==> build 71: inputs <==
==> flow/design.v (excerpt) <==
module pixel_generation(
    input clk,                               
    input reset,                             
    input video_on,                          
    input [9:0] x, y,    
    input KEY_UP, KEY_DOWN, KEY_LEFT, KEY_RIGHT,
    output reg [11:0] rgb                    
    );
==> flow/config.mk <==
export PLATFORM = sky130hd
export DESIGN_NAME = pixel_generation
export DESIGN_NICKNAME = pixel_generation
export VERILOG_FILES = /design/flow/design.v
export SDC_FILE = /design/flow/constraint.sdc
export NUM_CORES = 4
export LEC_CHECK = 0
export ABC_AREA = 1
export CAP_MARGIN = 15
export CORE_MARGIN = 7
export CORE_UTILIZATION = 72
export CTS_CLUSTER_DIAMETER = 398
export CTS_CLUSTER_SIZE = 72
export HOLD_SLACK_MARGIN = 0.23
export MAX_ROUTING_LAYER = met4
export MIN_ROUTING_LAYER = met1
export PLACE_DENSITY = 0.37
export SETUP_SLACK_MARGIN = -0.2
export SLEW_MARGIN = 0
export TNS_END_PERCENT = 100
==> flow/constraint.sdc <==
create_clock -name core_clock -period 4.13 [get_ports {clk}]
set_input_delay 0.8260 -clock core_clock [delete_from_list [all_inputs] [get_ports {clk}]]
set_output_delay 0.8260 -clock core_clock [all_outputs]
set_load 0.01 [all_outputs]
run.sh (not shown) runs the stock make flow with config.mk's settings and CLKGATE_MAP_FILE=.
==> build 91 (differences from build 71) <==
ABC_AREA = unset   (was 1)
CAP_MARGIN = 20   (was 15)
CORE_MARGIN = 2   (was 7)
CORE_UTILIZATION = 68   (was 72)
CTS_CLUSTER_DIAMETER = unset   (was 398)
CTS_CLUSTER_SIZE = 21   (was 72)
HOLD_SLACK_MARGIN = unset   (was 0.23)
MAX_ROUTING_LAYER = unset   (was met4)
MIN_ROUTING_LAYER = unset   (was met1)
PLACE_DENSITY = unset   (was 0.37)
SETUP_SLACK_MARGIN = unset   (was -0.2)
SLEW_MARGIN = 20   (was 0)
TNS_END_PERCENT = unset   (was 100)
==> flow/constraint.sdc (replaced) <==
create_clock -name core_clock -period 4.89 [get_ports {clk}]
set_input_delay 0.9780 -clock core_clock [delete_from_list [all_inputs] [get_ports {clk}]]
set_output_delay 0.9780 -clock core_clock [all_outputs]
set_load 0.01 [all_outputs]
==> build 82 (differences from build 71) <==
ABC_AREA = unset   (was 1)
CAP_MARGIN = 20   (was 15)
CORE_UTILIZATION = 63   (was 72)
CTS_CLUSTER_DIAMETER = 247   (was 398)
CTS_CLUSTER_SIZE = unset   (was 72)
HOLD_SLACK_MARGIN = unset   (was 0.23)
PLACE_DENSITY = unset   (was 0.37)
SETUP_SLACK_MARGIN = 1.52   (was -0.2)
SLEW_MARGIN = 20   (was 0)
TNS_END_PERCENT = 70   (was 100)
==> flow/constraint.sdc (replaced) <==
create_clock -name core_clock -period 6.62 [get_ports {clk}]
set_input_delay 1.3240 -clock core_clock [delete_from_list [all_inputs] [get_ports {clk}]]
set_output_delay 1.3240 -clock core_clock [all_outputs]
set_load 0.01 [all_outputs]
==> qor.yml <==
placement:
  dp_hpwl_um: 38200
  gp_congestion: 1.23
  dp_worst_setup_slack_ns: 0.204
floorplan:
  core_um2: 18100
  dieArea_um2: 22500
  die_h_um: 150
global_route:
  grtUsageTotal_pct: 45.9
  grt.met3_usage_pct: 18.7
yosys:
  ys_sh_xor_pct: 3.22
outcome:
  status: "finished clean"
[end of results for build 82]
==> qor.yml <==
timing:
  worst_slack_ns: -0.0677
  setup_viol: 3
yosys:
  ys_sh_xor_pct: 3.22
placement:
  gp_congestion: 1.27
outcome:
  status: "finished with violations"
  violations: "setup timing"
[end of results for build 91]
==> qor.yml <==
outcome:
  lastStage: "global routing"
  error_line: "[ERROR GRT-0116] Global routing finished with congestion. Check the congestion regions in the DRC Viewer."
  status: "stopped before the end"
global_route:
  grtUsageTotal_pct: 75.8
placement:
  gp_congestion: 1.27
[end of results for build 71]

==> run a: inputs <==
pixel_generation again, from the RTL that the note above started with.
Settings: LEC_CHECK=0, CAP_MARGIN=35, CELL_PAD_IN_SITES_GLOBAL_PLACEMENT=1, CORE_ASPECT_RATIO=1.04, CORE_MARGIN=2, CORE_UTILIZATION=40, CTS_CLUSTER_DIAMETER=23, CTS_CLUSTER_SIZE=44, HOLD_SLACK_MARGIN=-0.01, SETUP_SLACK_MARGIN=-0.73, SLEW_MARGIN=20; clock period 9.57 ns.
==> run b (differences from run a) <==
==> flow/config.mk (replaced) <==
export PLATFORM = sky130hd
export DESIGN_NAME = pixel_generation
export DESIGN_NICKNAME = pixel_generation
export VERILOG_FILES = /design/flow/design.v
export SDC_FILE = /design/flow/constraint.sdc
export NUM_CORES = 4
export LEC_CHECK = 0
export CAP_MARGIN = 20
export CORE_MARGIN = 2
export CORE_UTILIZATION = 68
export CTS_CLUSTER_DIAMETER = 394
export CTS_CLUSTER_SIZE = 99
export PLACE_DENSITY = 0.36
export SETUP_SLACK_MARGIN = -0.46
export SLEW_MARGIN = 20
==> flow/constraint.sdc (replaced) <==
create_clock -name core_clock -period 5.06 [get_ports {clk}]
set_input_delay 1.0120 -clock core_clock [delete_from_list [all_inputs] [get_ports {clk}]]
set_output_delay 1.0120 -clock core_clock [all_outputs]
set_load 0.01 [all_outputs]
==> run c (differences from run a) <==
==> flow/config.mk (replaced) <==
export PLATFORM = sky130hd
export DESIGN_NAME = pixel_generation
export DESIGN_NICKNAME = pixel_generation
export VERILOG_FILES = /design/flow/design.v
export SDC_FILE = /design/flow/constraint.sdc
export NUM_CORES = 4
export LEC_CHECK = 0
export CAP_MARGIN = 20
export CORE_MARGIN = 2
export CORE_UTILIZATION = 72
export CTS_CLUSTER_SIZE = 32
export HOLD_SLACK_MARGIN = 0.29
export PLACE_DENSITY_LB_ADDON = 0.0
export SETUP_SLACK_MARGIN = 0.87
export SLEW_MARGIN = 20
==> flow/constraint.sdc (replaced) <==
create_clock -name core_clock -period 6.02 [get_ports {clk}]
set_input_delay 1.2040 -clock core_clock [delete_from_list [all_inputs] [get_ports {clk}]]
set_output_delay 1.2040 -clock core_clock [all_outputs]
set_load 0.01 [all_outputs]
==> run summary <==
Physical implementation.

- The run stopped with a tool error.
- The run ended at global routing (5_1_grt).
- The tool reported: "[ERROR GRT-0232] Routing congestion too high. Check the congestion heatmap in the GUI".
- In this run the vertical extent of the chip is 131.3 µm.
- The fraction of the core area occupied by cells at floorplan is 73.42%.
- The pre-CTS setup slack is -147.1 ps.
- On met3, the global router reports a usage of 60.76%.
- Routing resource usage on met2 recorded by global route was 91.61%.
- met1 track demand over resource after global routing is 79.96%.
- The floorplan die width is 131.3 µm.
- According to the floorplan log, the row count is 46.
- For this run the aggregate overflow at the end of global routing stands at 18.
- The placed cell area is 0.01271 mm².
- The number of gates given a new drive strength after cts is 231.
- After floorplanning, the die was sized to cover 0.01723 mm².
- Overall routing resource usage recorded by global route was 76.10%.
- Counting tap cells, the placed design contains a total of 2017 instances.
Source of the figures above: run c

==> run summary <==
Physical implementation.

- The floorplan die width is 171.4 µm.
- Gates resized during post-CTS repair numbered 0.
- The cell row count is 63.
- The residual overflow from global routing is 0.
- On met2, the global router reports a usage of 60.91%.
- The total die size is 0.03054 mm².
- The run finished with no timing, DRC or antenna violations.
- The pre-CTS setup slack is 1327 ps.
- The placed cell area is 0.01218 mm².
- Including well taps, the total number of placed cells is 2100.
- On met1, the global router reports a usage of 50.53%.
- The floorplan step set the die height to 178.1 µm.
Source of the figures above: run a

==> run summary <==
Physical implementation.

- The overall die size recorded for this design is 0.01821 mm².
- The instance count after placement with tap cells included is 2160.
- The pre-CTS setup slack is -809.0 ps.
- The checks that failed were negative setup slack.
- The met1 track demand over resource in global routing is 72.05%.
- For this run, global-route usage on met2 was measured as 78.00%.
- The fraction of the core area occupied by cells at floorplan is 69.83%.
- The flow ran to the end, but the layout failed its checks.
- The vertical extent of the die is 135.0 µm.
- The number of storage elements in the synthesis netlist is 34.
- Post-CTS repair ended up resizing 19 cells.
- Summed over all routing layers, the global router reports a total usage of 55.35%.
- The final tally of setup violations is 14.
- After layout, the worst setup slack is -401.8 ps.
- The floorplan die width is 135.0 µm.
- The floorplan has 47 rows.
- The portion of netlist area occupied by mux cells is 2.060%.
Source of the figures above: run b


==> 07-12: inputs <==
Starting RTL as in the previous note.
Settings: LEC_CHECK=0, ABC_AREA=1, CAP_MARGIN=40, CELL_PAD_IN_SITES_GLOBAL_PLACEMENT=1, CORE_ASPECT_RATIO=0.52, CORE_MARGIN=10, CORE_UTILIZATION=20, CTS_CLUSTER_DIAMETER=392, GPL_TIMING_DRIVEN=1, MAX_ROUTING_LAYER=met4, MIN_ROUTING_LAYER=met1, SETUP_SLACK_MARGIN=1.91, SLEW_MARGIN=15, TNS_END_PERCENT=20; clock period 14.6 ns.
==> 09-24 (differences from 07-12) <==
ABC_AREA = default   (was 1)
CAP_MARGIN = 20   (was 40)
CELL_PAD_IN_SITES_GLOBAL_PLACEMENT = default   (was 1)
CORE_ASPECT_RATIO = default   (was 0.52)
CORE_MARGIN = 2   (was 10)
CORE_UTILIZATION = 40   (was 20)
CTS_CLUSTER_DIAMETER = default   (was 392)
GPL_TIMING_DRIVEN = default   (was 1)
MAX_ROUTING_LAYER = default   (was met4)
MIN_ROUTING_LAYER = default   (was met1)
SETUP_SLACK_MARGIN = 2.45   (was 1.91)
SLEW_MARGIN = 20   (was 15)
TNS_END_PERCENT = default   (was 20)
==> flow/constraint.sdc (replaced) <==
create_clock -name core_clock -period 8.71 [get_ports {clk}]
set_input_delay 1.7420 -clock core_clock [delete_from_list [all_inputs] [get_ports {clk}]]
set_output_delay 1.7420 -clock core_clock [all_outputs]
set_load 0.01 [all_outputs]
==> 07-11 (differences from 07-12) <==
ABC_AREA = default   (was 1)
CAP_MARGIN = 0   (was 40)
CORE_MARGIN = 5   (was 10)
CTS_CLUSTER_DIAMETER = 247   (was 392)
GPL_TIMING_DRIVEN = 0   (was 1)
HOLD_SLACK_MARGIN = 0.18   (was default)
SLEW_MARGIN = 20   (was 15)
TNS_END_PERCENT = 100   (was 20)
==> flow/constraint.sdc (replaced) <==
create_clock -name core_clock -period 6.62 [get_ports {clk}]
set_input_delay 1.3240 -clock core_clock [delete_from_list [all_inputs] [get_ports {clk}]]
set_output_delay 1.3240 -clock core_clock [all_outputs]
set_load 0.01 [all_outputs]
==> results.cfg <==
; generated from flow reports
[outcome]
status = timing/DRC/antenna clean

[floorplanning]
tap_cells = 747
die_area_um2 = 67690

[final_layout]
nNonClkInverters = 294
nFillCells = 6746

[logic_synthesis]
yosys.area.top_type_share_pct = 24.74

[timing]
final.setup.worst_slack_ns = 3.542
[end of results for 07-12]
==> results.cfg <==
; generated from flow reports
[floorplanning]
die_area_um2 = 30540
tap_cells = 384

[logic_synthesis]
largest_area_cell = a21oi_1
yosys-stat-area_um2 = 11660

[final_layout]
nFillCells = 2989
nNonClkInverters = 65
area_growth_pct = 14.02

[outcome]
status = timing/DRC/antenna clean
[end of results for 09-24]
==> results.cfg <==
; generated from flow reports
[final_layout]
nFillCells = 6358
nNonClkInverters = 65
largest_class = multi-input combinational cells

[critical_path]
required_ns = 5.30

[outcome]
status = timing/DRC/antenna clean

[route]
route.antenna.remaining_nets = 0

[logic_synthesis]
yosys.area.top_type_share_pct = 6.051

[timing]
final.setup.worst_slack_ns = 0.9110

[floorplanning]
tap_cells = 780
[end of results for 07-11]
